==> design/flow/design.v <==
module testpc(
	clock,   
	reset,   
	pc,   
	instruction,   
	mem_data,   
	mem_addr,   
	mem_wdata,   
	mwrite_enable,
	mread_enable,
	regwrite_enable,   
	write_addr,   
	reg_write_data   
	);
	input clock, reset;
	input [15:0] instruction, mem_data;
	output [15:0] pc, mem_addr, mem_wdata;
	output [15:0] reg_write_data;
	output mwrite_enable, mread_enable, regwrite_enable;
	output [2:0] write_addr;
	reg [15:0] pc, read_data1, read_data2, ext_imm_data, alu_result;
	reg [15:0] reg_write_data;
	reg [15:0] jump_addr, branch_addr;
	reg [15:0] mwrite_addr, mread_addr;
	reg [6:0] imm_data;
	reg [2:0] read_addr1, read_addr2, write_addr;
	reg [1:0] result_sel;
	reg regwrite_enable, func_sel, imm_sel, mwrite_enable;
	reg mread_enable, memtoreg_sel, jump_enable, branch_enable;
	reg [15:0] reg_table[0:7];
	reg [15:0] c, temp;
	reg c1, c2, s1;
	wire [15:0] b1;
	wire [15:0] and_result, not_result;
	assign mem_addr = alu_result;
	assign mem_wdata = read_data2;
	always@(posedge clock or negedge reset)
	begin
		if(reset == 1'b0)
			pc <= 16'b0000000000000000;
		else if(branch_enable == 1'b1)
		begin
			if(alu_result == 0)
				pc <= pc + branch_addr;
			else
				pc <= pc + 16'b0000000000000001;
		end
		else if(jump_enable == 1'b1)
			pc <= 16'b0000000000000000 + jump_addr;
		else
			pc <= pc + 16'b0000000000000001;
	end
	always@(instruction)
	begin
		begin
			if(instruction[15:13] == 3'b001 && instruction[3:0] <= 4'b0010)   
			begin
				if(instruction[3:0] == 4'b0000)   
				begin
					read_addr1 = instruction[12:10]; 
					read_addr2 = instruction[9:7];  
					write_addr = instruction[6:4];  
					imm_data = 7'b0000000;
					mwrite_addr = 16'b0000000000000000;
					mread_addr = 16'b0000000000000000;
					jump_addr = 16'b0000000000000000;
					branch_addr = 16'b0000000000000000;
					regwrite_enable = 1'b1;
					func_sel = 1'b0;
					result_sel = 2'b00;
					imm_sel = 1'b0;
					mwrite_enable = 1'b0;
					mread_enable = 1'b0;
					memtoreg_sel = 1'b0;
					jump_enable = 1'b0;
					branch_enable = 1'b0;
				end
				else if(instruction[3:0] == 4'b0001)   
				begin
					read_addr1 = instruction[12:10];  
					read_addr2 = instruction[9:7];  
					write_addr = instruction[6:4];  
					imm_data = 7'b0000000;
					mwrite_addr = 16'b0000000000000000;
					mread_addr = 16'b0000000000000000;
					jump_addr = 16'b0000000000000000;
					branch_addr = 16'b0000000000000000;
					regwrite_enable = 1'b1;
					func_sel = 1'b0;
					result_sel = 2'b10;
					imm_sel = 1'b0;
					mwrite_enable = 1'b0;
					mread_enable = 1'b0;
					memtoreg_sel = 1'b0;
					jump_enable = 1'b0;
					branch_enable =	1'b0;		
				end
				else   
				begin
					read_addr1 = instruction[12:10];  
					read_addr2 = instruction[9:7];  
					write_addr = instruction[6:4];  
					imm_data = 7'b0000000;
					mwrite_addr = 16'b0000000000000000;
					mread_addr = 16'b0000000000000000;
					jump_addr = 16'b0000000000000000;
					branch_addr = 16'b0000000000000000;
					regwrite_enable = 1'b1;
					func_sel = 1'b0;
					result_sel = 2'b11;
					imm_sel = 1'b0;
					mwrite_enable = 1'b0;
					mread_enable = 1'b0;
					memtoreg_sel = 1'b0;
					jump_enable = 1'b0;
					branch_enable =	1'b0;		
				end
			end
			else if(instruction[15:13] == 3'b011)   
			begin
				read_addr1 = instruction[12:10];  
				read_addr2 = 3'b000; 
				write_addr = instruction[9:7];  
				imm_data = instruction[6:0];  
				mwrite_addr = 16'b0000000000000000;
				mread_addr = 16'b0000000000000000;
				jump_addr = 16'b0000000000000000;
				branch_addr = 16'b0000000000000000;
				regwrite_enable = 1'b1;
				func_sel = 1'b0;
				result_sel = 2'b00;
				imm_sel = 1'b1;
				mwrite_enable = 1'b0;
				mread_enable = 1'b0;
				memtoreg_sel = 1'b0;
				jump_enable = 1'b0;
				branch_enable =	1'b0;	
			end
			else if(instruction[15:13] == 3'b100)   
			begin
				read_addr1 = instruction[12:10]; 
				read_addr2 = 3'b000;  
				write_addr = instruction[9:7]; 
				imm_data = instruction[6:0];  
				mwrite_addr = 16'b0000000000000000;
				mread_addr = instruction[12:10];
				jump_addr = 16'b0000000000000000;
				branch_addr = 16'b0000000000000000;
				regwrite_enable = 1'b1;
				func_sel = 1'b0;
				result_sel = 2'b00;
				imm_sel = 1'b1;
				mwrite_enable = 1'b0;
				mread_enable = 1'b1;
				memtoreg_sel = 1'b1;
				jump_enable = 1'b0;
				branch_enable =	1'b0;	
			end
			else if(instruction[15:13] == 3'b101)   
			begin
				read_addr1 = instruction[12:10]; 
				read_addr2 = instruction[9:7];
				write_addr = 3'b000;
				imm_data = instruction[6:0]; 
				mwrite_addr = instruction[9:7]; 
				mread_addr = 16'b0000000000000000;
				jump_addr = 16'b0000000000000000;
				branch_addr = 16'b0000000000000000;
				regwrite_enable = 1'b0;
				func_sel = 1'b0;
				result_sel = 2'b00;
				imm_sel = 1'b1;
				mwrite_enable = 1'b1;
				mread_enable = 1'b0;
				memtoreg_sel = 1'b0;
				jump_enable = 1'b0;
				branch_enable =	1'b0;	
			end
			else if(instruction[15:13] == 3'b110)   
			begin
				read_addr1 = instruction[12:10]; 
				read_addr2 = instruction[9:7]; 
				write_addr = 3'b000;
				imm_data = instruction[6:0]; 
				mwrite_addr = 16'b0000000000000000;
				mread_addr = 16'b0000000000000000;
				jump_addr = 16'b0000000000000000;
				branch_addr = instruction[6:0];
				regwrite_enable = 1'b0;
				func_sel = 1'b1;
				result_sel = 2'b00;
				imm_sel = 1'b0;
				mwrite_enable = 1'b0;
				mread_enable = 1'b0;
				memtoreg_sel = 1'b0;
				jump_enable = 1'b0;
				branch_enable =	1'b1;	
			end
			else if(instruction[15:13] == 3'b111)   
			begin
				read_addr1 = 3'b000;
				read_addr2 = 3'b000; 
				write_addr = 3'b000;
				imm_data = 7'b0000000;
				mwrite_addr = 16'b0000000000000000;
				mread_addr = 16'b0000000000000000;
				jump_addr = instruction[12:0];   
				branch_addr = 16'b0000000000000000;
				regwrite_enable = 1'b0;
				func_sel = 1'b0;
				result_sel = 2'b00;
				imm_sel = 1'b0;
				mwrite_enable = 1'b0;
				mread_enable = 1'b0;
				memtoreg_sel = 1'b0;
				jump_enable = 1'b1;
				branch_enable = 1'b0;	
			end
			else   
			begin
				read_addr1 = 3'b000;
				read_addr2 = 3'b000;
				write_addr = 3'b000;
				imm_data = 7'b0000000;
				mwrite_addr = 16'b0000000000000000;
				mread_addr = 16'b0000000000000000;
				jump_addr = 16'b0000000000000000;
				branch_addr = 16'b0000000000000000;
				regwrite_enable = 1'b0;
				func_sel = 1'b0;
				result_sel = 2'b00;
				imm_sel = 1'b0;
				mwrite_enable = 1'b0;
				mread_enable = 1'b0;
				memtoreg_sel = 1'b0;
				jump_enable = 1'b0;
				branch_enable =	1'b0;	
			end
		end
	end
	always@(alu_result, mem_data, memtoreg_sel)
	begin
		if(memtoreg_sel == 1'b1)
			reg_write_data = mem_data;
		else
			reg_write_data = alu_result;
	end
	always@(posedge clock or negedge reset)
	begin
		if(reset == 1'b0)   
		begin
			reg_table[0] <= 16'b0000000000000000;
			reg_table[1] <= 16'b0000000000000000;
			reg_table[2] <= 16'b0000000000000000;
			reg_table[3] <= 16'b0000000000000000;
			reg_table[4] <= 16'b0000000000000000;
			reg_table[5] <= 16'b0000000000000000;
			reg_table[6] <= 16'b0000000000000000;
			reg_table[7] <= 16'b0000000000000000;
		end
		else if(regwrite_enable == 1'b1)
			reg_table[write_addr] <= reg_write_data;
	end
	always@(*)
	begin
		read_data1 = reg_table[read_addr1];
		read_data2 = reg_table[read_addr2];
	end
	reg [15:0] mux_data;
	reg [15:0] adder_result;	
	always@(imm_data)
	begin
		if(imm_data[6] == 1'b1)
			ext_imm_data = 16'b1111111110000000 + imm_data;
		else
			ext_imm_data = 16'b0000000000000000 + imm_data;
	end
	always@(read_data2, ext_imm_data, imm_sel)
	begin
		if(imm_sel == 1'b0)
			mux_data = read_data2;
		else
			mux_data = ext_imm_data;
	end
	always@(mux_data, b1, func_sel)
	case(func_sel)
		1'b0 : temp = mux_data;
		1'b1 : temp = ~mux_data + 1;
	endcase
	assign b1 = temp;
	always@(*)
	begin
	adder_result[0] = read_data1[0] ^ b1[0];
	c[0] = read_data1[0] & b1[0];	
	s1 = b1[1] ^ c[0];
	c1 = b1[1] & c[0];
	adder_result[1] = read_data1[1] ^ s1;
	c2 = read_data1[1] & s1;
	c[1] = c1 | c2;
	s1 = b1[2] ^ c[1];
	c1 = b1[2] & c[1];
	adder_result[2] = read_data1[2] ^ s1;
	c2 = read_data1[2] & s1;
	c[2] = c1 | c2;	
	s1 = b1[3] ^ c[2];
	c1 = b1[3] & c[2];
	adder_result[3] = read_data1[3] ^ s1;
	c2 = read_data1[3] & s1;
	c[3] = c1 | c2;
	s1 = b1[4] ^ c[3];
	c1 = b1[4] & c[3];
	adder_result[4] = read_data1[4] ^ s1;
	c2 = read_data1[4] & s1;
	c[4] = c1 | c2;
	s1 = b1[5] ^ c[4];
	c1 = b1[5] & c[4];
	adder_result[5] = read_data1[5] ^ s1;
	c2 = read_data1[5] & s1;
	c[5] = c1 | c2;
	s1 = b1[6] ^ c[5];
	c1 = b1[6] & c[5];
	adder_result[6] = read_data1[6] ^ s1;
	c2 = read_data1[6] & s1;
	c[6] = c1 | c2;
	s1 = b1[7] ^ c[6];
	c1 = b1[7] & c[6];
	adder_result[7] = read_data1[7] ^ s1;
	c2 = read_data1[7] & s1;
	c[7] = c1 | c2;
	s1 = b1[8] ^ c[7];
	c1 = b1[8] & c[7];
	adder_result[8] = read_data1[8] ^ s1;
	c2 = read_data1[8] & s1;
	c[8] = c1 | c2;
	s1 = b1[9] ^ c[8];
	c1 = b1[9] & c[8];
	adder_result[9] = read_data1[9] ^ s1;
	c2 = read_data1[9] & s1;
	c[9] = c1 | c2;
	s1 = b1[10] ^ c[9];
	c1 = b1[10] & c[9];
	adder_result[10] = read_data1[10] ^ s1;
	c2 = read_data1[10] & s1;
	c[10] = c1 | c2;
	s1 = b1[11] ^ c[10];
	c1 = b1[11] & c[10];
	adder_result[11] = read_data1[11] ^ s1;
	c2 = read_data1[11] & s1;
	c[11] = c1 | c2;
	s1 = b1[12] ^ c[11];
	c1 = b1[12] & c[11];
	adder_result[12] = read_data1[12] ^ s1;
	c2 = read_data1[12] & s1;
	c[12] = c1 | c2;
	s1 = b1[13] ^ c[12];
	c1 = b1[13] & c[12];
	adder_result[13] = read_data1[13] ^ s1;
	c2 = read_data1[13] & s1;
	c[13] = c1 | c2;
	s1 = b1[14] ^ c[13];
	c1 = b1[14] & c[13];
	adder_result[14] = read_data1[14] ^ s1;
	c2 = read_data1[14] & s1;
	c[14] = c1 | c2;
	s1 = b1[15] ^ c[14];
	c1 = b1[15] & c[14];
	adder_result[15] = read_data1[15] ^ s1;
	c2 = read_data1[15] & s1;
	c[15] = c1 | c2;
	end
	assign and_result = read_data1 & mux_data;
	assign not_result = ~read_data1 + mux_data;
	always@(adder_result, and_result, not_result, result_sel)
	case(result_sel)
		2'b00 : alu_result = adder_result;
		2'b01 : 
		begin
			if(adder_result >= 0)
				alu_result = 8'b00000000;
			else
				alu_result = 8'b00000001;
		end
		2'b10 : alu_result = and_result;
		2'b11 : alu_result = not_result;
	endcase
endmodule
==> design/flow/run.sh <==
#!/bin/bash
# the make line also repeats each setting of config.mk as NAME=value (left out here)
make -C /OpenROAD-flow-scripts/flow DESIGN_CONFIG=/design/flow/config.mk WORK_HOME=/design/flow/orfs CLKGATE_MAP_FILE= finish
==> design/flow/config.mk <==
export PLATFORM = sky130hd
export DESIGN_NAME = testpc
export DESIGN_NICKNAME = testpc
export VERILOG_FILES = /design/flow/design.v
export SDC_FILE = /design/flow/constraint.sdc
export NUM_CORES = 4
export LEC_CHECK = 0
export CAP_MARGIN = 20
export CORE_MARGIN = 2
export CORE_UTILIZATION = 72
export CTS_CLUSTER_SIZE = 37
export HOLD_SLACK_MARGIN = -0.08
export MAX_ROUTING_LAYER = met4
export PLACE_DENSITY = 0.79
export SLEW_MARGIN = 20
export TNS_END_PERCENT = 5
==> design/flow/constraint.sdc <==
create_clock -name core_clock -period 13.0 [get_ports {clock}]
set_input_delay 2.6000 -clock core_clock [delete_from_list [all_inputs] [get_ports {clock}]]
set_output_delay 2.6000 -clock core_clock [all_outputs]
set_load 0.01 [all_outputs]
==> notes.org, run 1 <==
#+TITLE: Synthesis and PnR summary

** Layout
- Post-route cell area :: 13700 um^2
- Filler Cell Count :: 650
- Across the whole layout, storage elements account for 3600 um^2.
- Measured on the finished design, the core utilization comes to 90.8%.
- Combinational cell area excluding buffers and inverters :: 6950 um^2
- Per the run report, area growth between synthesis and finish was 24.7%.
- The final layout contains 1552 nets.

** Synthesis
- Of the synthesized area, sequential elements account for 32.9%.
- After Yosys synthesis, and, or, nand and nor cells account for 17.5% of the synthesized area.
- Most area-hungry cell type in the Yosys netlist :: dfrtp_1
- Portion of synthesized cell area occupied by the leading cell type :: 32.9%
- Most popular library cell in the synthesized design by count :: dfrtp_1
- Synthesis produced 1287 cells.
- In the Yosys stats the netlist draws on 70 distinct library cells.
- Summed instance area of the synthesized netlist :: 10900 um^2
- After synthesis, the cell types taking the most area are dfrtp_1 33%, mux2_2 6.1%, o21ai_0 4.9%.
- # Cells Yosys :: 1287
- Compound Share, Synth :: 23.5%
- During synthesis, Yosys emitted a total of 2 warnings.
- Top logic family :: AND-OR/OR-AND gates
- Adder Share, Synth :: 7.50%
- Count of library flops with an enable pin :: 0
- Yosys reports that the most numerous cell types are 144 x dfrtp_1, 143 x nand2_1, 119 x nor2_1.
- After synthesis the netlist holds a flip-flop and latch count of 144.
- MUX share of area :: 10.4%
- Of the total synthesized cell area, the portion taken by XOR and XNOR cells is 2.88%.
- Primary flip-flop cell chosen by synthesis mapping :: dfrtp_1
- Of all flip-flops after synthesis, the portion carrying an async set or reset was 100%.
- Post-Synthesis Net Count :: 1377
- Synthesis area per yosys :: 10900 um^2
- Mean area per synthesized cell :: 8.51 um^2

** Pwr
- Clk pwr :: 0.000498 W
- Summed over all combinational cells, the power is 0.00216 W.
- The switching portion of total power comes to 47.6%.
- The internal portion of the total power is 0.00184 W.
- Overall power consumption after layout is estimated at 0.00351 W.
- P_seq :: 0.000851 W
- Combinational cells account for 61.6% of the total power.
- The net switching power in the latest report is 0.00167 W.
- The power report puts the leakage power at 6.11 nW.
- Sequential cell fraction of total power :: 24.2%
- The flow reported a cell area power density of 257 nW/um^2.
- Per report_power, the clock group accounts for 14.2% of the total.
- Worst voltage drop across the vdd grid :: 0.000195 V
- The group that draws the most power in this run is combinational cells.

** Worst setup path
- Worst EP required :: 10.40 ns
- CP arrival :: 10.66 ns
- Cell with the largest stage delay on the worst path :: mux2i_1
- Largest delay share family, worst path :: adder cells
- Looking at the setup timing report, the critical path kind is in2out.
- The endpoint identified for the worst register-to-register timing path is pc[9].
- Counting cells, the worst reg-to-reg path comes to 32.
- Delay of the slowest cell on the worst path :: 0.88 ns
- Levels on crit path :: 31
- Tracing the worst setup path back leads to its startpoint at instruction[1].
- In this run the critical register-to-register path is launched from reg_table[7][0].
- Critical path capture point type :: output pin
- CP bufs+invs :: 7
- In this run the worst setup path terminates at reg_write_data[12].
- Kind of launch point of the worst setup path :: primary input
- Worst path most repeated cell :: fa_2
- Reg-to-reg slack, setup :: 4.18 ns
- Max fanout on the critical path was recorded as 5.

** Clocking
- TritonCTS built the clock tree.
- No sink is reached through more buffers than the 2 on the longest clock path.
- CTS root buffer :: clkbuf_16
- Latency at later pin :: 0.46 ns
- In this run the number of H-tree levels came out at 4.
- Number of buffers created by CTS :: 17
- Per the post-CTS timing run, clock transition at the registers of the reported paths is 0.07 ns.
- Number of hold-repair buffers added at the cts stage :: 0
- Sinks on Clock Net :: 144

** Routing
- Final Routed Wirelength :: 44800 um
- Number of design-rule violations left by the first detailed-router iteration :: 2561
- Total via count after detailed routing :: 12700
- Using the TritonRoute via totals, the vias-per-cell ratio works out to 7.62.
- Antenna-violating nets left :: 0
- Per the detail_route report, DRC violations left total 0.
- Average wire per standard cell :: 26.9 um
- Count of TritonRoute iterations in the first routing pass :: 22

** GRT
- Initial antenna violation count :: 2
- Maximum number of pins on one net before global-route repair :: 88
- First-pass GRT wire length :: 67700 um
- Summed over all layers, the global routing overflow is 0.
- Total Routing Usage GR :: 56.5%
- The number of global-route vias before repair came to 12400.

** Placed design
- During placement, the flow inserted port buffers numbering 103.
- Placement-stage cell area :: 13000 um^2
- Detailed placement ended at an HPWL of 28900 um.
- Pre-CTS setup slack :: -1.15 ns
- After its last routability iteration, the placer logged a weighted congestion of 1.11.

** Job
- Reported max-cap violation count :: 0
- Across all stage logs, warnings added up to 46.

** Timing
- Setup repair after global routing could not meet its margin everywhere.
- Timing would allow up to 75.4 MHz.
- Final Hold Fails :: 0
- Final count of negative-setup-slack endpoints :: 3
- Fin. max-slew vios :: 0
- Dividing the final minimum period by the clock period gives 102%.
- On the final layout, the worst clock skew is 0.0120 ns.
- Worst Setup Slack, final :: -0.262 ns
- The final timing report derives a shortest allowable period of 13.26 ns.
- Transition at the pin with the smallest max-transition slack :: 1.19 ns
- The max-slew check reports its worst relative slack as 20.5%.

** Floorplanning
- Chip area :: 16200 um^2
- In this run the vertical extent of the chip is 127 um.
- IO Pins :: 104
- Fraction of the core area occupied by cells at floorplan :: 72.8%
- Core ar. :: 15000 um^2
- Number of standard-cell rows in the floorplan :: 45
- Horizontal die dimension :: 127 um

** Worst hold path
- The worst hold path belongs to the class reg2reg.
- In the hold report, the worst path ends at reg_table[7][15].
- Critical hold path startpoint :: reg_table[7][15]
- The number of cells on the worst hold path is listed as 2.

** Run status
- Result of the run :: failed layout checks
- Layout Check Fails :: negative setup slack
==> stage by stage <==
step | hold slack [ns] | setup TNS (ns) | cells
floorplan | 0.461 | -0.0388 | 1287
global placement | 0.489 | -3.98 | 1626
detailed placement | 0.502 | -5.19 | 1626
CTS | 0.518 | -0.178 | 1663
global route | 0.547 | -0.855 | 1665
finish | 0.535 | -0.460 | 1665
==> routing by layer <==
layer	vias up	wire length [um]	track usage, %
met5	-	0	-
met4	0	4570	44.2
met3	555	6870	20.4
met2	1343	18900	80.9
met1	5820	14400	64.1
li1	4966	-	-
==> layout make-up <==
type	instances	share of cell area (%)
inverters	70	1.92
clock inverters	15	1.19
clock buffers	17	3.12
flip-flops and latches	144	26.4
repair buffers	235	14.8
diodes	2	0.0367
well taps	188	1.72
multi-input cells	994	50.9
==> timing repair <==
item / 4_1_cts / 5_1_grt
pin swaps: 20 / 9
endpoints found under the setup margin: 8 / 8
buffers inserted: 5 / 0
gates resized: 24 / 9
cloned: 0 / 0
==> run 2, diff against run 1 <==
- ABC_AREA: not set -> 1
- CTS_CLUSTER_SIZE: 37 -> 39
- HOLD_SLACK_MARGIN: -0.08 -> 0.3
- MAX_ROUTING_LAYER: met4 -> not set
- PLACE_DENSITY: 0.79 -> 0.82
- TNS_END_PERCENT: 5 -> not set
- clock period: 13.0 -> 11.5 ns (I/O delays scaled with it)
==> notes.org, run 2 <==
* Flow results

** Synthesis
- Compound Share, Synth :: 14.0% (-9.5 points)
- Portion of synthesized cell area occupied by the leading cell type :: 31.6% (-1.3 points)
- Primary flip-flop cell chosen by synthesis mapping :: dfrtp_1
- The unique cell type count in the Yosys netlist is 51 (-27%).
- Share of synthesized area occupied by flip-flops and latches :: 31.6% (-1.3 points)
- The chip area from the yosys synthesis statistics came to 11400 um^2 (+4.0%).
- The share of flip-flops with an asynchronous set or reset came to 100% (unchanged).
- The number of nets at floorplan was 1783 (+29%).
- The number of storage elements in the synthesis netlist came to 144 (unchanged).
- Count of library flops with an enable pin :: 0 (unchanged)
- The number of instances in the synthesized netlist was 1693 (+32%).
- Yosys xor share :: 3.08% (+0.20 points)
- The average cell area after synthesis came to 6.73 um^2 (-21%).
- The share of cell area taken by muxes after synthesis was 0% (-10 points).
- Top post-synthesis cells by count :: 514 x nand2_1, 196 x inv_1, 154 x o21ai_0
- The area fraction in full adders, half adders and majority gates came to 7.21% (-0.29 points).
- Synth Area in Simple Gates :: 34.1% (+17 points)
- Post-synth area hogs :: dfrtp_1 32%, nand2_1 17%, o21ai_0 6.8%
- Most popular library cell in the synthesized design by count :: nand2_1
- Most area-hungry cell type in the Yosys netlist :: dfrtp_1
- In the synthesized netlist, the dominant kind of combinational cell is simple AND/OR/NAND/NOR gates.
- The count of yosys warnings during synthesis was 2 (unchanged).
- # Cells Yosys :: 1693 (+32%)
- The post-synthesis cell area is 11400 um^2 (+4.0%).

** Clocking
- The total of hold buffers inserted after clock tree synthesis is 0 (unchanged).
- Number of buffers created by CTS :: 17 (unchanged)
- The total clock sinks was 144 (unchanged).
- Bufs on Longest Clock Path :: 2 (unchanged)
- CTS placed an instance of clkbuf_16 at the clock tree root.
- CTS H-tree depth :: 4 (unchanged)

** GRT
- Total global-route track usage over all layers is 78.5%.
- Aggregate global routing overflow :: 7

** Floorplanning
- The area of the core came to 15300 um^2 (+1.9%).
- Vertical die size :: 130 um (+1.9%)
- Chip area :: 16800 um^2 (+3.9%)
- IO Pins :: 104 (unchanged)
- Number of standard-cell rows in the floorplan :: 45 (unchanged)
- Horizontal die dimension :: 130 um (+1.9%)
- Fraction of the core area occupied by cells at floorplan :: 74.4% (+1.6 points)

** Placed design
- Placer congestion estimate :: 1.16 (+4.5%)
- The post-placement setup slack is -1.31 ns (-0.170 ns).
- The placed wire-length estimate after detailed placement is 31600 um (+9.5%).
- Port buffer count :: 103 (unchanged)

** Run status
- The first error in the log reads "[ERROR GRT-0116] Global routing finished with congestion. Check the congestion regions in the DRC Viewer".
- Halt point of the flow :: 5_1_grt
- Result of the run :: stopped before the end
==> run 2: through the flow <==
step           util [%]  instance area [um^2]  cells  total power (W)
2_1_floorplan         -                 11500   1693          0.00183
3_3_place_gp       88.9                 13600   2094          0.00264
3_5_place_dp       88.9                 13600   2094          0.00272
4_1_cts            94.3                 14400   2142          0.00337
==> run 2: metal layers <==
layer  GRT usage, %  GRT overflow
met1           79.5             0
met3           68.6             1
met4           72.9             2
met5           37.1             0
met2           92.0             4
==> run 2: timing repair <==
item                       4_1_cts
pin swaps                       18
gates resized                  106
setup endpoints to repair        9
gates cloned                     0
buffers inserted                16
==> run 3, diff against run 2 <==
- CELL_PAD_IN_SITES_GLOBAL_PLACEMENT: not set -> 1
- CORE_ASPECT_RATIO: not set -> 1.85
- CORE_UTILIZATION: 72 -> 40
- CTS_CLUSTER_DIAMETER: not set -> 323
- CTS_CLUSTER_SIZE: 39 -> 44
- HOLD_SLACK_MARGIN: 0.3 -> 0.26
- PLACE_DENSITY: 0.82 -> 0.94
- SETUP_SLACK_MARGIN: not set -> 2.02
- SLEW_MARGIN: 20 -> 40
- TNS_END_PERCENT: not set -> 55
- clock period: 11.5 -> 16.0 ns (I/O delays scaled with it)
==> notes.org, run 3 <==
#+TITLE: Synthesis and PnR summary

** Synthesis
- The number of cells in Yosys stat was 1693 (unchanged).
- The share of cell area taken by muxes after synthesis is 0% (unchanged).
- The largest total area in the synthesized netlist belongs to dfrtp_1.
- The number of storage elements in the synthesis netlist was 144 (unchanged).
- Primary flip-flop cell chosen by synthesis mapping :: dfrtp_1
- Synthesis area per yosys :: 11400 um^2 (unchanged)
- Compound Share, Synth :: 14.0% (unchanged)
- The unique cell type count in the Yosys netlist was 51 (unchanged).
- Portion of synthesized cell area occupied by the leading cell type :: 31.6% (unchanged)
- Yosys xor share :: 3.08% (unchanged)
- Synth Area in Simple Gates :: 34.1% (unchanged)
- Among all cell types in the netlist, the one instantiated most often is nand2_1.
- Post-Synthesis Net Count :: 1783 (unchanged)
- The part of the Yosys area used for sequential elements was 31.6% (unchanged).
- The post-synthesis cell area came to 11400 um^2 (unchanged).
- Ranked by instance count, the synthesized netlist is headed by 514 x nand2_1, 196 x inv_1, 154 x o21ai_0.
- By area the synthesized netlist is led by dfrtp_1 32%, nand2_1 17%, o21ai_0 6.8%.
- The share of flip-flops with an asynchronous set or reset came to 100% (unchanged).
- The synthesis run identifies the leading combinational cell family as simple AND/OR/NAND/NOR gates.
- The count of yosys warnings during synthesis is 2 (unchanged).
- Adder Share, Synth :: 7.21% (unchanged)
- Number of instances in the synthesized netlist :: 1693 (unchanged)
- Mean area per synthesized cell :: 6.73 um^2 (unchanged)
- The number of flops mapped to enable cells by yosys came to 0 (unchanged).

** Worst setup path
- Per STA, the library cell used most along the worst path is buf_4.
- Reg-to-reg critical path endpoint :: pc[12]
- In this run the worst setup path begins at instruction[3].
- Kind of launch point of the worst setup path :: primary input
- The timing report attributes the biggest portion of critical-path delay to buffers and inverters.
- The data arrival time reported for the critical path is 10.61 ns.
- Depth of the most critical reg-to-reg path :: 30
- Worst Path Class, Setup :: in2out
- Reg-to-reg slack, setup :: 7.94 ns
- On the worst path, the slowest cell contributes a delay of 0.25 ns.
- Reg-to-reg startpoint :: reg_table[4][0]
- Worst-path fanout max :: 8
- End point of the critical path :: reg_write_data[15]
- On the critical path, the stage with the largest delay is an instance of ha_1.
- Worst EP required :: 12.80 ns
- Critical path capture point type :: output pin
- Levels on crit path :: 60
- CP bufs+invs :: 44

** Clocking
- The number of clock buffers inserted by TritonCTS is 17 (unchanged).
- Sinks on Clock Net :: 144 (unchanged)
- Latency at later pin :: 0.46 ns
- Number of hold-repair buffers added at the cts stage :: 0 (unchanged)
- In this run the clock root is driven by a clkbuf_16.
- TritonCTS clock tree :: built
- The buffer levels on the longest clock path came to 2 (unchanged).
- CTS H-tree depth :: 4 (unchanged)
- Looking at the worst setup and hold paths, the clock pins of their registers show a slew of 0.06 ns.

** Pwr
- Clock network power share :: 18.0%
- The leakage power in the latest report is 7.19 nW.
- In the power breakdown, the biggest contributor is combinational cells.
- Sw Share :: 46.7%
- Combinational cells account for 54.7% of the total power.
- P_seq :: 0.000648 W
- Worst voltage drop across the vdd grid :: 0.0000876 V
- Power drawn by the combinational cells :: 0.00130 W
- Overall power after layout :: 0.00237 W
- The flow reported a cell area power density of 166 nW/um^2.
- The internal portion of the total power is 0.00126 W.
- Sequential cells account for 27.3% of the total power.
- The analysis attributes to net switching a power of 0.00111 W.
- Power attributed to the clock group is 0.000426 W.

** Worst hold path
- STA shows the worst min-delay path finishing at reg_table[3][15].
- The worst hold path belongs to the class reg2reg.
- Counting instances, the worst hold path has a depth of 2.
- Critical hold path startpoint :: reg_table[3][15]

** Layout
- Relative to the synthesized area, the layout overhead comes to 25.1%.
- Once layout is complete, the cells apart from fillers number 2223.
- Final core utilization :: 50.4%
- The net count of the finished layout is 1957.
- In the final layout, the fill cell count is 2796.

** Timing
- The transition time recorded at the tightest slew-check pin is 0.849 ns.
- Fin. max-slew vios :: 0
- Worst Setup Slack, final :: 2.19 ns
- Period Utilization, post-route :: 86.3%
- Unrepaired setup endpoints after global routing :: yes
- Max Fclk :: 72.4 MHz
- Checking max transition, the worst relative margin is 43.0%.
- Final Hold Fails :: 0
- Final count of negative-setup-slack endpoints :: 0
- The final timing report lists clock skew as 0.00846 ns.
- Final critical path time including I/O delays and setup :: 13.81 ns
- Aggregate negative setup slack :: 0 ns

** Floorplanning
- Number of standard-cell rows in the floorplan :: 84 (+87%)
- Chip area :: 29900 um^2 (+78%)
- The horizontal die size came to 128 um (-1.3%).
- The vertical die dimension is 234 um (+80%).
- Core ar. :: 28300 um^2 (+85%)
- IO Pins :: 104 (unchanged)
- Fraction of the core area occupied by cells at floorplan :: 40.3% (-34 points)

** Placed design
- The total placed cells including tap cells is 2119 (+1.2%).
- The post-placement setup slack came to 0.425 ns (+1.74 ns).
- Placer congestion estimate :: 1.06 (-9.2%)
- The placed wire-length estimate after detailed placement was 35200 um (+11%).
- The number of input and output port buffers inserted is 103 (unchanged).

** Routing
- For this sky-water flow run, the detailed-routed wirelength per cell is reported as 21.5 um.
- Count of TritonRoute iterations in the first routing pass :: 5
- Number of inserted diodes :: 0
- After detailed routing, the number of remaining DRC violations is 0.
- Per the detail_route report, the via count comes to 12700.
- Using the TritonRoute via totals, the vias-per-cell ratio works out to 5.72.
- After detailed routing, the total wire length is 47800 um.
- Number of design-rule violations left by the first detailed-router iteration :: 1196
- Once detail routing completed, the nets flagged for antenna violations numbered 0.

** Run status
- The run finished with no timing, DRC or antenna violations.

** Job
- Reported max-cap violation count :: 0
- Number of OpenROAD warnings :: 42

** GRT
- Aggregate global routing overflow :: 0
- Vias in the first global route :: 12400
- Overall routing resource usage recorded by global route was 32.2%.
- Entering global routing, the biggest net connects 89 pins.
- The initial antenna violation count is 0.
- The first global-routing pass estimated 71800 um of wire.
==> run 3: layer usage <==
layer	track usage (%)	share of wire, %	wire, um	vias to the layer above
met4	25.5	9.3	4450	0
met1	33.8	35	16700	6003
met3	5.79	6.0	2850	215
met5	0	0	0	-
li1	-	-	-	5850
met2	56.0	50	23700	653
==> run 3: through the flow <==
| stage | hold slack (ns) | area [um^2] |
|---|---|---|
| global placement | 0.467 | 12900 |
| detailed placement | 0.465 | 12900 |
| global route | 0.517 | 14200 |
| floorplan | 0.449 | 11400 |
| CTS | 0.482 | 14100 |
| finish | 0.481 | 14200 |
==> run 3: repair_timing <==
item | 4_1_cts | 5_1_grt
gates resized | 67 | 52
buffers inserted | 60 | 12
pin swaps | 27 | 12
setup endpoints to repair | 10 | 7
gates cloned | 0 | 1
==> run 3: cell type report <==
cell class | instances | area (um^2) | share of cell area (%)
multi-input combinational | 1271 | 6850 | 48.1
sequential | 144 | 3600 | 25.3
timing repair buffer | 223 | 1940 | 13.6
inverter | 209 | 801 | 5.62
clock buffer | 18 | 439 | 3.08
tap | 344 | 430 | 3.02
clock inverter | 13 | 176 | 1.24
timing repair inverter | 1 | 5.00 | 0.0351
==> run 4, diff against run 3 <==
- CTS_CLUSTER_SIZE: 44 -> 19
- GPL_ROUTABILITY_DRIVEN: not set -> 0
- clock period: 16.0 -> 13.0 ns (I/O delays scaled with it)
==> notes.org, run 4 <==
#+TITLE: Synthesis and PnR summary

** Clocking
- The buffer levels on the longest clock path is 2 (unchanged).
- The root buffer cell chosen for the clock tree is clkbuf_16.
- The clock input transition at the sequential cells of the worst setup and hold paths was 0.06 ns (about the same).
- Sinks on Clock Net :: 144 (unchanged)
- The insertion delay of the later-clocked pin in the worst-skew pair came to 0.45 ns (about the same).
- The number of clock buffers inserted by TritonCTS is 17 (unchanged).
- CTS H-tree depth :: 4 (unchanged)
- TritonCTS built the clock tree.
- The total of hold buffers inserted after clock tree synthesis was 0 (unchanged).

** Synthesis
- Count of library flops with an enable pin :: 0 (unchanged)
- The share of flip-flops with an asynchronous set or reset came to 100% (unchanged).
- Primary flip-flop cell chosen by synthesis mapping :: dfrtp_1
- Top logic family :: simple AND/OR/NAND/NOR gates
- Number of instances in the synthesized netlist :: 1693 (unchanged)
- Most popular library cell in the synthesized design by count :: nand2_1
- The number of storage elements in the synthesis netlist came to 144 (unchanged).
- Ranked by total cell area, the synthesized netlist is headed by dfrtp_1 32%, nand2_1 17%, o21ai_0 6.8%.
- Post-Synthesis Net Count :: 1783 (unchanged)
- Synth Area in Simple Gates :: 34.1% (unchanged)
- The average cell area after synthesis is 6.73 um^2 (unchanged).
- Summed instance area of the synthesized netlist :: 11400 um^2 (unchanged)
- The chip area from the yosys synthesis statistics was 11400 um^2 (unchanged).
- Yosys synthesis warning count :: 2 (unchanged)
- Yosys xor share :: 3.08% (unchanged)
- The synthesized design spends more area on one cell type than any other, namely dfrtp_1.
- The share of cell area taken by muxes after synthesis came to 0% (unchanged).
- The commonest cells after synthesis are 514 x nand2_1, 196 x inv_1, 154 x o21ai_0.
- The part of the Yosys area used for sequential elements is 31.6% (unchanged).
- Compound Share, Synth :: 14.0% (unchanged)
- Adder Share, Synth :: 7.21% (unchanged)
- The unique cell type count in the Yosys netlist was 51 (unchanged).
- The portion of synthesized cell area occupied by the leading cell type came to 31.6% (unchanged).
- The number of cells in Yosys stat was 1693 (unchanged).

** Worst setup path
- STA classifies the critical path endpoint as an output pin.
- Largest delay share family, worst path :: adder cells
- Worst path most repeated cell :: fa_2
- Kind of launch point of the worst setup path :: primary input
- Reg-to-reg slack, setup :: 4.77 ns (-3.17 ns)
- In this run the worst setup path begins at instruction[12].
- Depth of the most critical reg-to-reg path :: 34 (+13%)
- The count of buffering cells on the critical path with inverters included came to 9 (-80%).
- CP arrival :: 10.11 ns (-0.50 ns)
- Per the timing report, the most critical flop-to-flop path originates at reg_table[4][1].
- The critical path data required time came to 10.40 ns (-2.40 ns).
- Delay of the slowest cell on the worst path :: 0.55 ns (+0.30 ns)
- Cell with the largest stage delay on the worst path :: clkdlybuf4s50_1
- The worst setup path is of the in2out kind.
- Reg-to-reg critical path endpoint :: pc[14]
- The most critical setup path has its endpoint at reg_write_data[15].
- The peak fanout along the critical path was 8 (unchanged).
- The cell depth of the worst setup path was 36 (-40%).

** Timing
- The worst max-slew margin expressed relative to the limit came to 39.2% (-3.9 points).
- Setup repair after global routing could not meet its margin everywhere.
- Transition at the pin with the smallest max-transition slack :: 0.913 ns (+0.0640 ns)
- Final Hold Fails :: 0 (unchanged)
- For this run, the top clock speed supported by timing is 78.7 MHz.
- The post-layout period usage of the worst path is 97.8% (+11 points).
- The final clock skew came to 0.0118 ns (+0.00338 ns).
- The worst path setup slack after routing was 0.286 ns (-1.90 ns).
- The total negative slack for setup checks was 0 ns (unchanged).
- Final critical path time including I/O delays and setup :: 12.71 ns
- The final tally of max-slew violations is 0 (unchanged).
- The number of setup violations in the final report is 0 (unchanged).

** Floorplanning
- Horizontal die dimension :: 128 um (unchanged)
- The area of the core was 28300 um^2 (unchanged).
- The area of the die came to 29900 um^2 (unchanged).
- The top-level I/O count is 104 (unchanged).
- The fraction of the core area occupied by cells at floorplan came to 40.3% (unchanged).
- Number of standard-cell rows in the floorplan :: 84 (unchanged)
- Vertical die size :: 234 um (unchanged)

** Layout
- Area growth from synthesis to final layout :: 30.3%
- Area taken by flip-flops and latches :: 3600 um^2 (unchanged)
- The footprint of the multi-input gates came to 6940 um^2 (+1.3%).
- Count of nets after finishing :: 2019 (+3.2%)
- The fill cell instance count of the final layout is 2695 (-3.6%).

** Placed design
- HPWL after detailed placement :: 34600 um (-1.6%)
- The number of input and output port buffers inserted was 103 (unchanged).
- The post-placement setup slack came to -0.624 ns (-1.05 ns).

** Routing
- The routed via count is 13200 (+3.6%).
- The number of nets with antenna violations after detailed routing came to 0 (unchanged).
- Final Routed Wirelength :: 47200 um (-1.2%)
- Number of inserted diodes :: 0 (unchanged)
- The number of DRC markers after the initial detailed-route iteration is 1276 (+6.7%).
- Average wire per standard cell :: 20.6 um (-4.0%)
- Count of TritonRoute iterations in the first routing pass :: 9 (+4)
- The post-route DRC violation count is 0 (unchanged).
- Vias per cell :: 5.77 (+0.77%)

** Worst hold path
- Critical hold path startpoint :: reg_table[0][12]
- According to the hold report, the worst path is of the reg2reg type.
- Min-Delay Endpoint :: reg_table[0][12]
- Worst Hold Depth :: 2 (unchanged)

** Pwr
- The sequential cell fraction of total power was 26.4% (-0.9 points).
- Overall power after layout :: 0.00304 W (+28%)
- The maximum vdd drop came to 0.000131 V (+49%).
- Clk pwr :: 0.000505 W (+19%)
- The largest part of the power goes to combinational cells.
- Power density over the cells :: 205 nW/um^2 (+23%)
- P_seq :: 0.000804 W (+24%)
- Portion of total power attributed to combinational logic :: 56.9% (+2.2 points)
- Switching power total :: 0.00140 W (+27%)
- The clock network fraction of design power came to 16.6% (-1.4 points).
- The combinational cell power was 0.00173 W (+33%).
- The leakage power of the design came to 7.49 nW (+4.2%).
- The cell-internal power came to 0.00164 W (+29%).
- Sw Share :: 46.2% (-0.55 points)

** GRT
- The largest net degree at the start of global routing is 81 (-9.0%).
- The total grt overflow was 0 (unchanged).
- Initial antenna violation count :: 1 (+1)
- The combined global-route utilization of all metal layers came to 31.7% (-0.45 points).
- The number of global-route vias before repair came to 12800 (+3.6%).
- The first-pass GRT wire length was 71200 um (-0.82%).

** Job
- Number of OpenROAD warnings :: 44 (+4.8%)
- Reported max-cap violation count :: 0 (unchanged)

** Run status
- Result of the run :: finished clean
-- run 4: final cells by class --
class / instances / share of cell area [%]
clock buffers: 19 / 2.98
clock inverters: 13 / 1.02
inverters: 209 / 5.33
multi-input cells: 1271 / 46.7
flip-flops and latches: 144 / 24.3
well taps: 344 / 2.90
repair buffers: 286 / 16.8
-- run 4: metal layers --
| layer | wire length (um) | GRT usage (%) | part of all wire (%) |
|---|---|---|---|
| met5 | 12 | 0 | 0.025 |
| met4 | 4490 | 25.9 | 9.5 |
| met3 | 3690 | 5.75 | 7.8 |
| met2 | 23000 | 54.5 | 49 |
| met1 | 16000 | 33.6 | 34 |
-- run 4: stage by stage --
step           utilization (%)  instance area, um^2  hold WS, ns  instances
6_report                  52.5                14800        0.484       2286
5_1_grt                   52.5                14800        0.519       2286
4_1_cts                   51.8                14700        0.488       2277
3_5_place_dp              48.5                13700        0.471       2207
3_3_place_gp              48.4                13700        0.467       2206
2_1_floorplan                -                11500        0.449       1693
-- run 4: timing repair --
action	CTS	global route
gates cloned	0	0
resized	96	32
endpoints found under the setup margin	30	14
pin swaps	18	10
buffers inserted	38	8
==> run 5, diff against run 4 <==
- ABC_AREA: 1 -> not set
- CELL_PAD_IN_SITES_GLOBAL_PLACEMENT: 1 -> not set
- CORE_ASPECT_RATIO: 1.85 -> not set
- CORE_UTILIZATION: 40 -> 57
- CTS_CLUSTER_DIAMETER: 323 -> not set
- CTS_CLUSTER_SIZE: 19 -> not set
- GPL_ROUTABILITY_DRIVEN: 0 -> not set
- HOLD_SLACK_MARGIN: 0.26 -> not set
- PLACE_DENSITY: 0.94 -> not set
- SETUP_SLACK_MARGIN: 2.02 -> not set
- SLEW_MARGIN: 40 -> 20
- TNS_END_PERCENT: 55 -> not set
- clock period: 13.0 -> 7.74 ns (I/O delays scaled with it)
==> notes.org, run 5 <==
#+TITLE: Synthesis and PnR summary

** Placed design
- The total placed cells including tap cells was 1829 (-17%).
- The post-placement setup slack was -4.30 ns (-3.68 ns).
- HPWL after detailed placement :: 31000 um (-10%)
- Placer congestion estimate :: 1.02
- The number of input and output port buffers inserted came to 103 (unchanged).
- Placement-stage cell area :: 14300 um^2 (+4.3%)

** Synthesis
- The biggest area contributor in the post-synthesis netlist is dfrtp_1.
- The number of storage elements in the synthesis netlist was 144 (unchanged).
- Count of library flops with an enable pin :: 0 (unchanged)
- Among the non-sequential cells, AND-OR/OR-AND gates take the most area.
- The share of cell area taken by muxes after synthesis was 10.4% (+10 points).
- The complex-gate fraction of the synthesized area is 23.5% (+9.5 points).
- Top post-synthesis cells by count :: 144 x dfrtp_1, 143 x nand2_1, 119 x nor2_1
- By area the synthesized netlist is led by dfrtp_1 33%, mux2_2 6.1%, o21ai_0 4.9%.
- The average cell area after synthesis came to 8.51 um^2 (+26%).
- The xor and xnor fraction of the mapped netlist area was 2.88% (-0.20 points).
- Number of instances in the synthesized netlist :: 1287 (-24%)
- Synth Area in Simple Gates :: 17.5% (-17 points)
- The number of nets at floorplan was 1377 (-23%).
- Synthesis area per yosys :: 10900 um^2 (-3.9%)
- The count of yosys warnings during synthesis is 2 (unchanged).
- The area fraction in full adders, half adders and majority gates came to 7.50% (+0.29 points).
- The unique cell type count in the Yosys netlist came to 70 (+37%).
- Primary flip-flop cell chosen by synthesis mapping :: dfrtp_1
- Summed instance area of the synthesized netlist :: 10900 um^2 (-3.9%)
- The share of flip-flops with an asynchronous set or reset was 100% (unchanged).
- The part of the Yosys area used for sequential elements is 32.9% (+1.3 points).
- The number of cells in Yosys stat was 1287 (-24%).
- Portion of synthesized cell area occupied by the leading cell type :: 32.9% (+1.3 points)
- Most popular library cell in the synthesized design by count :: dfrtp_1

** GRT
- Initial antenna violation count :: 2 (+1)
- Aggregate global routing overflow :: 0 (unchanged)
- The combined global-route utilization of all metal layers came to 44.0% (+12 points).
- The first-pass GRT wire length was 67700 um (-5.0%).
- Maximum number of pins on one net before global-route repair :: 84 (+3.7%)
- The number of global-route vias before repair was 12100 (-5.4%).

** Worst setup path
- Kind of launch point of the worst setup path :: primary input
- The arrival time at the worst endpoint came to 9.45 ns (-0.66 ns).
- Launching element of the worst setup path :: instruction[3]
- The cell family contributing the most delay on the critical path is adder cells.
- Worst Path Class, Setup :: in2out
- Cell with the largest stage delay on the worst path :: or4b_4
- Depth of the most critical reg-to-reg path :: 31 (-8.8%)
- Reg-to-reg startpoint :: reg_table[3][0]
- Reg-to-reg slack, setup :: -0.81 ns (-5.58 ns)
- Critical path capture point type :: output pin
- The critical path's largest stage delay came to 0.58 ns (+0.03 ns).
- The count of buffering cells on the critical path with inverters included was 6 (-3).
- According to the timing report, the critical path is captured at reg_write_data[15].
- Levels on crit path :: 32 (-11%)
- Worst EP required :: 6.19 ns (-4.21 ns)
- In this design, the critical path's most frequently occurring cell is fa_2.
- The peak fanout along the critical path was 3 (-5).
- Per the timing report, the most critical flop-to-flop path finishes at pc[9].

** Routing
- Vias per cell :: 6.49 (+13%)
- Antenna-violating nets left :: 0 (unchanged)
- The sum of routed wire length over all layers was 44500 um (-5.6%).
- The number of detailed-routing iterations run before antenna repair is 6 (-3).
- Average wire per standard cell :: 23.4 um (+13%)
- The post-route DRC violation count was 0 (unchanged).
- Number of design-rule violations left by the first detailed-router iteration :: 1265 (-0.86%)
- The routed via count is 12400 (-6.3%).

** Timing
- The worst path setup slack after routing was -3.26 ns (-3.54 ns).
- Max Fclk :: 90.9 MHz
- Final Hold Fails :: 0 (unchanged)
- Final clock skew :: 0.0181 ns (+0.00625 ns)
- The post-layout period usage of the worst path was 142% (+44 points).
- Fin. max-slew vios :: 0 (unchanged)
- The number of setup violations in the final report came to 88 (+88).
- Transition at the pin with the smallest max-transition slack :: 1.00 ns (+0.0902 ns)
- The worst max-slew margin expressed relative to the limit came to 32.8% (-6.4 points).
- Subtracting the final worst setup slack from the clock period gives 11.00 ns.
- Aggregate negative setup slack :: -106.92 ns (-106.92 ns)
- Unrepaired setup endpoints after global routing :: yes

** Pwr
- The cell-internal power was 0.00400 W (+140%).
- The maximum vdd drop was 0.000328 V (+150%).
- The power density over cell area came to 449 nW/um^2 (+120%).
- Leading power group :: combinational cells
- Clk pwr :: 0.000850 W (+68%)
- The share of total power in combinational logic is 69.0% (+12 points).
- Sequential cell fraction of total power :: 18.9% (-7.5 points)
- The leakage power of the design was 7.26 nW (-3.1%).
- The reported net switching power was 0.00307 W (+120%).
- The fraction of power spent switching nets is 43.4% (-2.8 points).
- The power consumed by sequential cells came to 0.00134 W (+67%).
- Clock network power share :: 12.0% (-4.6 points)
- Power drawn by the combinational cells :: 0.00488 W (+180%)

** Clocking
- TritonCTS clock tree :: built
- Clock-pin slew on the worst setup and hold paths :: 0.07 ns (about the same)
- The buffer levels on the longest clock path came to 2 (unchanged).
- CTS H-tree depth :: 4 (unchanged)
- CTS root buffer :: clkbuf_16
- The total of hold buffers inserted after clock tree synthesis came to 0 (unchanged).
- Number of buffers created by CTS :: 17 (unchanged)
- Sinks on Clock Net :: 144 (unchanged)
- Latency at later pin :: 0.44 ns (about the same)

** Floorplanning
- The area of the die is 20300 um^2 (-32%).
- Fraction of the core area occupied by cells at floorplan :: 58.3% (+18 points)
- The placement row count was 50 (-40%).
- The top-level I/O count came to 104 (unchanged).
- The area of the core was 18800 um^2 (-34%).
- Vertical die size :: 143 um (-39%)
- The horizontal die size is 143 um (+11%).

** Run status
- The violated checks flagged are negative setup slack.
- Result of the run :: failed layout checks

** Layout
- Post-route cell area :: 15700 um^2 (+6.1%)
- Filler Cell Count :: 1125 (-58%)
- The final-stage net count was 1743 (-14%).
- Area growth from synthesis to final layout :: 43.8%
- Number of standard cells in the layout, taps in and fillers out :: 1902 (-17%)

** Worst hold path
- Min-Delay Path Class :: reg2reg
- Worst Hold Depth :: 2 (unchanged)
- For the worst min-delay path, the startpoint reported by OpenROAD is reg_table[7][8].
- Min-Delay Endpoint :: reg_table[7][8]

** Job
- Reported max-cap violation count :: 0 (unchanged)
- The warning total across the stage logs came to 46 (+4.5%).
run 5: layout make-up:
class	instances	area [um^2]	share of cell area (%)
clock inverters	15	189	1.20
inverters	70	264	1.68
diodes	2	5.00	0.0318
well taps	234	293	1.86
multi-input cells	994	7350	46.7
flip-flops and latches	144	3600	22.9
clock buffers	17	425	2.70
repair buffers	426	3620	23.0
run 5: repair_timing:
item	4_1_cts	5_1_grt
resized	231	59
buffers inserted	43	16
endpoints found under the setup margin	108	98
pin swaps	57	25
endpoints found under the hold margin	0	0
cloned	1	0
run 5: layer usage:
layer,vias up,global-route usage [%],part of all wire [%]
met4,2,22.5,5.5
met3,226,9.62,10
met2,858,70.1,46
li1,5373,-,-
met1,5892,56.5,38
met5,-,0,0.020
run 5: per-stage QoR:
| stage | power [W] | hold WS [ns] | utilization (%) |
|---|---|---|---|
| 2_1_floorplan | 0.00318 | 0.461 | - |
| 3_3_place_gp | 0.00529 | 0.487 | 76.2 |
| 3_5_place_dp | 0.00539 | 0.493 | 76.2 |
| 4_1_cts | 0.00678 | 0.516 | 82.9 |
| 5_1_grt | 0.00740 | 0.551 | 83.9 |
| 6_report | 0.00707 | 0.516 | 83.9 |
==> run 6, diff against run 5 <==
- CORE_UTILIZATION: 57 -> 72
- CTS_CLUSTER_DIAMETER: not set -> 247
- CTS_CLUSTER_SIZE: not set -> 37
- PLACE_DENSITY_LB_ADDON: not set -> 0.26
- TNS_END_PERCENT: not set -> 5
- clock period: 7.74 -> 9.97 ns (I/O delays scaled with it)
==> notes.org, run 6 <==
* Flow results

** Synthesis
- The xor and xnor fraction of the mapped netlist area is 2.88% (unchanged).
- The share of cell area taken by muxes after synthesis came to 10.4% (unchanged).
- Adder Share, Synth :: 7.50% (unchanged)
- Distinct lib cells :: 70 (unchanged)
- Post-synth area hogs :: dfrtp_1 33%, mux2_2 6.1%, o21ai_0 4.9%
- Portion of synthesized cell area occupied by the leading cell type :: 32.9% (unchanged)
- After synthesis, the most frequently instantiated cells are 144 x dfrtp_1, 143 x nand2_1, 119 x nor2_1.
- The complex-gate fraction of the synthesized area came to 23.5% (unchanged).
- Summed instance area of the synthesized netlist :: 10900 um^2 (unchanged)
- Mean area per synthesized cell :: 8.51 um^2 (unchanged)
- Among the non-sequential cells, AND-OR/OR-AND gates take the most area.
- Synthesis area per yosys :: 10900 um^2 (unchanged)
- Most popular library cell in the synthesized design by count :: dfrtp_1
- The number of nets at floorplan is 1377 (unchanged).
- Number of instances in the synthesized netlist :: 1287 (unchanged)
- Count of state elements after synthesis :: 144 (unchanged)
- The part of the Yosys area used for sequential elements was 32.9% (unchanged).
- Fraction of synthesis flops using an asynchronous set or reset pin :: 100% (unchanged)
- Post-synth the commonest register cell is dfrtp_1.
- Synth Area in Simple Gates :: 17.5% (unchanged)
- The cell type that accounts for the most area after synthesis is dfrtp_1.
- The count of yosys warnings during synthesis was 2 (unchanged).
- The number of cells in Yosys stat was 1287 (unchanged).
- Count of library flops with an enable pin :: 0 (unchanged)

** Floorplanning
- The vertical die dimension was 127 um (-11%).
- Core ar. :: 15000 um^2 (-20%)
- The top-level I/O count was 104 (unchanged).
- The fraction of the core area occupied by cells at floorplan is 72.8% (+14 points).
- Chip area :: 16200 um^2 (-20%)
- Number of standard-cell rows in the floorplan :: 45 (-10%)
- Horizontal die dimension :: 127 um (-11%)

** Clocking
- The number of clock buffers inserted by TritonCTS was 17 (unchanged).
- The buffer levels on the longest clock path is 2 (unchanged).
- The tree is rooted in a clkbuf_16.
- CTS H-tree depth :: 4 (unchanged)
- Sinks on Clock Net :: 144 (unchanged)

** GRT
- The global route stage reports its total congestion overflow as 73.
- Total Routing Usage GR :: 81.5%

** Placed design
- The final RePlAce weighted congestion was 1.09 (+6.3%).
- Number of placed instances with taps included :: 1681 (-8.1%)
- Port buffer count :: 103 (unchanged)
- Placement-stage cell area :: 13400 um^2 (-6.4%)
- HPWL after detailed placement :: 31100 um (+0.31%)

** Run status
- First logged error message :: [ERROR GRT-0116] Global routing finished with congestion. Check the congestion regions in the DRC Viewer.
- The flow stopped in 5_1_grt.
- The run stopped with a tool error.
==> run 6: through the flow <==
| stage | hold slack (ns) | utilization [%] | setup slack [ns] | power, W |
|---|---|---|---|---|
| CTS | 0.532 | 94.6 | -1.96 | 0.00477 |
| detailed placement | 0.509 | 89.1 | -2.99 | 0.00384 |
| global placement | 0.481 | 89.1 | -2.70 | 0.00366 |
| floorplan | 0.461 | - | -1.80 | 0.00242 |
==> run 6: metal layers <==
layer  overflow  track usage, %
met1          2            82.2
met2         27            96.2
met3          2            68.0
met4         42            81.7
met5          0            27.6
==> run 6: repair_timing <==
item | in CTS
endpoints found under the setup margin | 59
endpoints found under the hold margin | 0
pin swaps | 33
setup buffers | 10
resized | 100
hold buffers | 0
==> run 7, diff against run 6 <==
- ABC_AREA: not set -> 1
- CAP_MARGIN: 20 -> 15
- CELL_PAD_IN_SITES_GLOBAL_PLACEMENT: not set -> 1
- CORE_ASPECT_RATIO: not set -> 1.51
- CORE_MARGIN: 2 -> 8
- CORE_UTILIZATION: 72 -> 32
- CTS_CLUSTER_DIAMETER: 247 -> 351
- CTS_CLUSTER_SIZE: 37 -> 57
- GPL_ROUTABILITY_DRIVEN: not set -> 1
- HOLD_SLACK_MARGIN: not set -> 0.27
- MAX_ROUTING_LAYER: not set -> met4
- MIN_ROUTING_LAYER: not set -> met2
- PLACE_DENSITY_LB_ADDON: 0.26 -> 0.11
- SETUP_SLACK_MARGIN: not set -> -0.84
- TNS_END_PERCENT: 5 -> not set
- clock period: 9.97 -> 20.8 ns (I/O delays scaled with it)
==> notes.org, run 7 <==
#+TITLE: Synthesis and PnR summary

** Pwr
- P_seq :: 0.000527 W
- Clk pwr :: 0.000341 W
- In this run the static leakage power is 6.65 nW.
- Of the total power, registers draw 27.8%.
- Clock network power share :: 18.0%
- Per the breakdown, switching nets consume 50.2% of all power.
- The power report lists cell-internal power as 0.000943 W.
- The group that draws the most power in this run is combinational cells.
- Power density over the cells :: 141 nW/um^2
- Power attributed to combinational cells is 0.00103 W.
- Switching power total :: 0.000953 W
- Portion of total power attributed to combinational logic :: 54.2%
- Worst voltage drop across the vdd grid :: 0.0000772 V

** Floorplanning
- Number of standard-cell rows in the floorplan :: 85 (+89%)
- Horizontal die dimension :: 170 um (+33%)
- The vertical die dimension came to 248 um (+95%).
- Chip area :: 42000 um^2 (+160%)
- IO Pins :: 104 (unchanged)
- Fraction of the core area occupied by cells at floorplan :: 32.2% (-41 points)
- Core ar. :: 35400 um^2 (+140%)

** Timing
- Final Hold Fails :: 0
- Final count of negative-setup-slack endpoints :: 0
- Period Utilization, post-route :: 91.3%
- The highest clock rate this design can be run at is 52.6 MHz.
- The final max-slew violation count recorded for this run is 0.
- Transition at the pin with the smallest max-transition slack :: 1.16 ns
- Relative slew margins :: 22.4%
- The worst path needs 19.00 ns of the cycle, external delays included.
- Aggregate negative setup slack :: 0 ns
- Worst hold-check slack :: 0.486 ns
- Final clock skew :: 0.0226 ns
- Setup repair after global routing left no endpoint under its margin.

** GRT
- GR met3 Demand/Resource :: 50.7%
- Maximum number of pins on one net before global-route repair :: 84
- First-pass GRT wire length :: 81200 um
- Met2 demand-to-capacity share in global routing :: 51.3%
- Most utilized layer in the global route result :: met2
- Met1 demand-to-capacity share in global routing :: 0%
- The number of global-route vias before repair came to 17800.
- Aggregate global routing overflow :: 0
- The initial antenna violation count is 0.
- Total Routing Usage GR :: 42.5%

** Layout
- From synthesis to final layout, the design area changed by 18.1%.
- In the final layout, the multi-input gates occupy 6660 um^2.
- Final core utilization :: 38.0%
- Filler Cell Count :: 3890
- Per the layout area report, the register area comes to 3600 um^2.
- According to the finish report, the design has a final net count of 1860.

** Routing
- The pre-antenna-repair detailed-routing pass consisted of 50 iterations.
- Average wire per standard cell :: 24.9 um
- Vias per cell :: 7.50
- The detailed router reported a total wirelength of 56400 um.
- The script parses the final routing iteration and logs DRC violations as 2.
- The detail route stage leaves a number of antenna-violating nets equal to 0.
- Total via count after detailed routing :: 16900
- Number of design-rule violations left by the first detailed-router iteration :: 3724

** Worst setup path
- CP bufs+invs :: 6
- Levels on crit path :: 35
- The timing report shows that the slowest cell on the worst path is clkdlybuf4s50_1.
- Per the timing report, the biggest fanout along the worst path comes to 13.
- Reg-to-reg startpoint :: reg_table[4][1]
- In this design, the critical path's most frequently occurring cell is fa_1.
- Depth of the most critical reg-to-reg path :: 30
- The critical path endpoint has a required time of 16.64 ns.
- Critical path capture point type :: output pin
- The worst setup path is of the in2out kind.
- The longest incremental delay of any stage on the critical path is reported as 1.01 ns.
- In this run the register-to-register setup slack is 11.71 ns.
- On the critical path the data arrives at 14.84 ns.
- Broken down by cell family, the worst path's largest delay share belongs to adder cells.
- Launching element of the worst setup path :: instruction[8]
- Reg-to-reg critical path endpoint :: pc[12]
- Kind of launch point of the worst setup path :: primary input
- End point of the critical path :: reg_write_data[15]

** Synthesis
- The synthesized-area fraction occupied by and/or/nand/nor cells came to 34.1% (+17 points).
- Synthesis area per yosys :: 11400 um^2 (+4.0%)
- Mean area per synthesized cell :: 6.73 um^2 (-21%)
- Fraction of synthesis flops using an asynchronous set or reset pin :: 100% (unchanged)
- The main area contributors are dfrtp_1 32%, nand2_1 17%, o21ai_0 6.8%.
- Adder Share, Synth :: 7.21% (-0.29 points)
- MUX share of area :: 0% (-10 points)
- The number of nets at floorplan was 1783 (+29%).
- Number of instances in the synthesized netlist :: 1693 (+32%)
- For reference, the top cells by count after synthesis are 514 x nand2_1, 196 x inv_1, 154 x o21ai_0.
- Share of synthesized area occupied by flip-flops and latches :: 31.6% (-1.3 points)
- Yosys synthesis warning count :: 2 (unchanged)
- The unique cell type count in the Yosys netlist came to 51 (-27%).
- Top logic family :: simple AND/OR/NAND/NOR gates
- The most used flip-flop cell after synthesis is dfrtp_1.
- Among all cell types in the netlist, the one instantiated most often is nand2_1.
- The portion of synthesized cell area occupied by the leading cell type came to 31.6% (-1.3 points).
- Summed instance area of the synthesized netlist :: 11400 um^2 (+4.0%)
- The number of flops mapped to enable cells by yosys is 0 (unchanged).
- Count of state elements after synthesis :: 144 (unchanged)
- The complex-gate fraction of the synthesized area was 14.0% (-9.5 points).
- Yosys xor share :: 3.08% (+0.20 points)
- Looking at area per cell type in the netlist, the leader is dfrtp_1.
- # Cells Yosys :: 1693 (+32%)

** Placed design
- HPWL after detailed placement :: 41100 um (+32%)
- Port buffer count :: 103 (unchanged)
- Placer congestion estimate :: 0.986 (-9.2%)

** Job
- Reported max-cap violation count :: 0
- Number of OpenROAD warnings :: 41

** Worst hold path
- Min-Delay Path Class :: reg2reg
- Min-Delay Endpoint :: reg_table[1][15]
- Worst Hold Depth :: 2
- Critical hold path startpoint :: reg_table[1][15]

** Clocking
- Post-CTS Resized :: 0 (-100%)
- TritonCTS clock tree :: built
- Latency at later pin :: 0.47 ns
- The buffer levels on the longest clock path was 2 (unchanged).
- Number of hold-repair buffers added at the cts stage :: 0 (unchanged)
- Sinks on Clock Net :: 144 (unchanged)
- The CTS H-tree depth came to 4 (unchanged).
- The number of buffers inserted by post-CTS setup repair was 0 (-10).
- Clock-pin slew on the worst setup and hold paths :: 0.07 ns
- CTS root buffer :: clkbuf_16
- The number of clock buffers inserted by TritonCTS came to 17 (unchanged).

** Run status
- Result of the run :: failed layout checks
- The reasons given for failing layout checks are design-rule violations.
==> run 7: through the flow <==
stage | power (W) | instances | setup WS (ns) | instance area, um^2
floorplan | 0.00101 | 1693 | 4.61 | 11400
global placement | 0.00152 | 2229 | 2.19 | 12800
detailed placement | 0.00152 | 2229 | 2.05 | 12800
CTS | 0.00185 | 2260 | 2.03 | 13400
global route | 0.00202 | 2260 | 1.42 | 13500
finish | 0.00190 | 2261 | 1.80 | 13500
==> run 7: layout make-up <==
type	instances	share of cell area, %
timing repair buffer	127	9.01
multi-input combinational	1271	49.5
inverter	209	5.83
sequential	144	26.8
tap	478	4.45
clock inverter	14	1.27
clock buffer	17	3.16
antenna	1	0.0186
==> run 7: layer usage <==
metal | part of all wire [%] | up-vias
li1 | - | 5621
met1 | 0 | 5850
met2 | 50 | 4847
met3 | 38 | 630
met4 | 12 | 0
met5 | 0 | -
==> run 8, diff against run 7 <==
- CAP_MARGIN: 15 -> 20
- CELL_PAD_IN_SITES_GLOBAL_PLACEMENT: 1 -> 2
- CORE_ASPECT_RATIO: 1.51 -> not set
- CORE_MARGIN: 8 -> 2
- CORE_UTILIZATION: 32 -> 25
- CTS_CLUSTER_DIAMETER: 351 -> 396
- CTS_CLUSTER_SIZE: 57 -> 98
- GPL_ROUTABILITY_DRIVEN: 1 -> not set
- HOLD_SLACK_MARGIN: 0.27 -> not set
- MAX_ROUTING_LAYER: met4 -> not set
- MIN_ROUTING_LAYER: met2 -> not set
- PLACE_DENSITY: not set -> 0.82
- PLACE_DENSITY_LB_ADDON: 0.11 -> not set
- SETUP_SLACK_MARGIN: -0.84 -> not set
- clock period: 20.8 -> 16.0 ns (I/O delays scaled with it)
==> notes.org, run 8 <==
#+TITLE: Synthesis and PnR summary

** Timing
- The post-layout period usage of the worst path was 97.6% (+6.2 points).
- Max Fclk :: 64.1 MHz
- After layout, the minimum clock period comes to 15.61 ns.
- Final clock skew :: 0.0121 ns (-0.0105 ns)
- Worst Setup Slack, final :: 0.388 ns (-1.41 ns)
- Final Hold Fails :: 0 (unchanged)
- Setup repair after global routing left no endpoint under its margin.
- The final tally of max-slew violations was 0 (unchanged).
- Final count of negative-setup-slack endpoints :: 0 (unchanged)

** Floorplanning
- Chip area :: 47300 um^2 (+13%)
- The horizontal die size came to 217 um (+28%).
- Core ar. :: 45200 um^2 (+28%)
- The placement row count came to 78 (-8.2%).
- The fraction of the core area occupied by cells at floorplan is 25.2% (-7.0 points).
- The top-level I/O count came to 104 (unchanged).

** Job
- The warning total across the stage logs was 41 (unchanged).

** Worst setup path
- Reg-to-reg slack, setup :: 7.39 ns (-4.32 ns)
- Worst EP required :: 12.80 ns (-3.84 ns)
- Levels on crit path :: 42 (+20%)
- End point of the critical path :: mem_addr[15]
- Largest delay share family, worst path :: adder cells
- STA classifies the critical path startpoint as a primary input.
- Worst-path fanout max :: 7 (-6)
- By startpoint and endpoint, the worst setup path is classified as in2out.
- The count of buffering cells on the critical path with inverters included came to 7 (+1).
- Delay of the slowest cell on the worst path :: 0.56 ns (-0.45 ns)
- Launching element of the worst setup path :: instruction[3]
- CP arrival :: 12.41 ns (-2.43 ns)

** Synthesis
- Yosys synthesis warning count :: 2 (unchanged)
- Post-synth area hogs :: dfrtp_1 32%, nand2_1 17%, o21ai_0 6.8%
- The part of the Yosys area used for sequential elements was 31.6% (unchanged).
- The share of cell area taken by muxes after synthesis is 0% (unchanged).
- Adder Share, Synth :: 7.21% (unchanged)
- The number of flops mapped to enable cells by yosys was 0 (unchanged).
- Number of instances in the synthesized netlist :: 1693 (unchanged)
- Yosys xor share :: 3.08% (unchanged)
- Compound Share, Synth :: 14.0% (unchanged)
- Distinct lib cells :: 51 (unchanged)
- The number of cells in Yosys stat is 1693 (unchanged).
- Synthesis area per yosys :: 11400 um^2 (unchanged)
- Most area-hungry cell type in the Yosys netlist :: dfrtp_1
- The number of nets at floorplan was 1783 (unchanged).
- Summed instance area of the synthesized netlist :: 11400 um^2 (unchanged)
- Fraction of synthesis flops using an asynchronous set or reset pin :: 100% (unchanged)
- Top post-synthesis cells by count :: 514 x nand2_1, 196 x inv_1, 154 x o21ai_0
- Primary flip-flop cell chosen by synthesis mapping :: dfrtp_1
- The portion of synthesized cell area occupied by the leading cell type was 31.6% (unchanged).

** Worst hold path
- The type recorded for the worst min-delay path is reg2reg.
- The path with the worst hold slack has its endpoint at reg_table[3][15].
- The worst hold path depth came to 2 (unchanged).
- Looking at hold timing, the worst path starts from reg_table[3][15].

** Routing
- The routed via count is 12100 (-28%).
- Count of TritonRoute iterations in the first routing pass :: 5 (-90%)
- The number of nets with antenna violations after detailed routing is 0 (unchanged).

** Pwr
- Switching power total :: 0.00113 W (+19%)
- The cell-internal power is 0.00123 W (+30%).
- The power density over cell area is 170 nW/um^2 (+21%).
- Power drawn by the combinational cells :: 0.00131 W (+27%)
- The biggest slice of the total power is consumed by combinational cells.
- The sequential cell fraction of total power is 27.2% (-0.6 points).

** Placed design
- The post-placement setup slack was 0.194 ns (-1.86 ns).

** Clocking
- Clock-pin slew on the worst setup and hold paths :: 0.06 ns (about the same)
- Number of buffers created by CTS :: 17 (unchanged)
- CTS H-tree depth :: 4 (unchanged)
- The total clock sinks was 144 (unchanged).
- Bufs on Longest Clock Path :: 2 (unchanged)

** GRT
- The largest net degree at the start of global routing came to 85 (+1.2%).
- Vias in the first global route :: 11700 (-34%)

** Run status
- Result of the run :: finished clean

** Layout
- Area taken by flip-flops and latches :: 3600 um^2 (unchanged)
- The final cell utilization of the core is 30.8% (-7.2 points).
[run 8: area by class of cell]
type                    count  share of cell area, %
multi-input cells        1271                   47.9
diodes                      1                 0.0180
inverters                 209                   5.65
flip-flops and latches    144                   25.9
clock buffers              18                   3.16
well taps                 600                   5.40
repair buffers            163                   10.9
clock inverters            13                   1.11
[run 8: what timing repair did]
item | in CTS | in global routing
resized | 0 | 5
endpoints found under the setup margin | 0 | 3
hold buffers | 0 | 0
endpoints found under the hold margin | 0 | 0
setup buffers | 0 | 1
[run 8: routing by layer]
metal	track usage [%]	share of wire, %	routed length (um)
met1	29.3	46	22800
met2	34.1	45	22600
met3	3.53	6.8	3400
met4	5.14	2.1	1040
met5	0	0	0
[run 8: stage by stage]
step	hold WS (ns)	instances	instance area, um^2	total power, W
after CTS	0.490	2416	13800	0.00237
final	0.485	2419	13900	0.00236
after global routing	0.515	2418	13900	0.00254
after detailed placement	0.473	2385	13300	0.00195
after global placement	0.468	2385	13300	0.00194
after floorplan	0.449	1693	11400	0.00131
No activity file was given, so power comes from the tool's default toggle rates.
